Design mat_mul, start of the top module:
module mat_mul #
	(
        parameter integer DIM_LOG = 2,     
        parameter integer DIM = 2**DIM_LOG,
        parameter integer SIZE = DIM*DIM,
        parameter integer SIZE_LOG = 2*DIM_LOG,
        parameter integer DATA_WIDTH = 32
    )
    (
		input wire  s00_axi_aclk,
		input wire  s00_axi_aresetn,
		output wire  s00_axis_tready,
		input wire [DATA_WIDTH-1 : 0] s00_axis_tdata,
		input wire  s00_axis_tlast,
        input wire  s00_axis_tvalid,
		output wire  m00_axis_tvalid,
        output wire [DATA_WIDTH-1 : 0] m00_axis_tdata,
        output wire [(DATA_WIDTH/8)-1 : 0] m00_axis_tstrb,
        output wire  m00_axis_tlast,
        input wire  m00_axis_tready,
        input wire sel,
        input wire start
    );
Size: ~4400 cells after synthesis, about 78 I/O pins.
==> flow/config.mk <==
export PLATFORM = sky130hd
export DESIGN_NAME = mat_mul
export DESIGN_NICKNAME = mat_mul
export VERILOG_FILES = /design/flow/design.v
export SDC_FILE = /design/flow/constraint.sdc
export NUM_CORES = 4
export LEC_CHECK = 0
export ABC_AREA = 0
export CAP_MARGIN = 20
export CORE_MARGIN = 2
export CORE_UTILIZATION = 72
export CTS_CLUSTER_SIZE = 76
export GPL_ROUTABILITY_DRIVEN = 1
export HOLD_SLACK_MARGIN = 0.05
export PLACE_DENSITY_LB_ADDON = 0.03
export SETUP_SLACK_MARGIN = 1.88
export SLEW_MARGIN = 20
==> flow/constraint.sdc <==
create_clock -name core_clock -period 6.58 [get_ports {s00_axi_aclk}]
set_input_delay 1.3160 -clock core_clock [delete_from_list [all_inputs] [get_ports {s00_axi_aclk}]]
set_output_delay 1.3160 -clock core_clock [all_outputs]
set_load 0.01 [all_outputs]
run.sh (not shown) runs the stock make flow with config.mk's settings and CLKGATE_MAP_FILE=.
The starting point completed and failed the layout checks on setup timing.
Change:
Settings changed: ABC_AREA 0 to 1, CTS_CLUSTER_SIZE 76 to 56, SETUP_SLACK_MARGIN 1.88 to 1.27.
Clock period 6.58 ns to 4.88 ns, I/O delays scaled along.
Effect: The changed run finished but fails on setup timing; cell count rose by well over a third; design area rose by a few percent; worst hold slack loses 0.0089 ns; synthesized area goes up by a few percent; routed wire length falls by a little under a tenth; worst setup slack degrades by 1.5 ns; first-iteration DRC count shrinks by about a fifth; critical path depth goes up by 2; utilization goes up by 0.81 points.
Change:
Settings changed: CTS_CLUSTER_DIAMETER set to 66, CTS_CLUSTER_SIZE 56 to 10, GPL_ROUTABILITY_DRIVEN 1 to not set, HOLD_SLACK_MARGIN 0.05 to not set, PLACE_DENSITY set to 0.6, PLACE_DENSITY_LB_ADDON 0.03 to not set, SETUP_SLACK_MARGIN 1.27 to not set.
Clock period 4.88 ns to 4.81 ns, I/O delays scaled along.
Effect: The new run finished but fails on setup timing; global-route usage climbs by 0.32 points; register-to-register slack got worse by 0.07 ns; wire length climbs by 1.3%; clock-buffer cell count climbs by 36; worst hold slack improved by 0.0033 ns; cell area drops by 0.31%.
Change:
Settings changed: CORE_ASPECT_RATIO set to 1.46, CTS_CLUSTER_DIAMETER 66 to not set, CTS_CLUSTER_SIZE 10 to not set.
Clock period 4.81 ns to 5.38 ns, I/O delays scaled along.
- The new run finished but failed the layout checks on setup timing
- synthesized area does not change
- cell count shrinks by about 0.6%
- clock skew went down by 0.012 ns
- global-route usage went down by 0.13 points
- flip-flop count does not change
- synthesized cell count stays the same
- die size barely changes
Change:
Settings changed: ABC_AREA 1 to not set, CORE_ASPECT_RATIO 1.46 to not set, CORE_UTILIZATION 72 to 40.
Clock period 5.38 ns to 5.61 ns, I/O delays scaled along.
Effect:
- The changed run finished with setup timing left
- setup slack degrades by 0.085 ns
- design area drops by 1.9%
- flip-flop count does not change
- die size is higher by 70%
- clock skew shrinks by 0.0052 ns
- non-clock buffer count drops by 16
- routed wire length came out lower by 9.3%
- critical path depth drops by 3
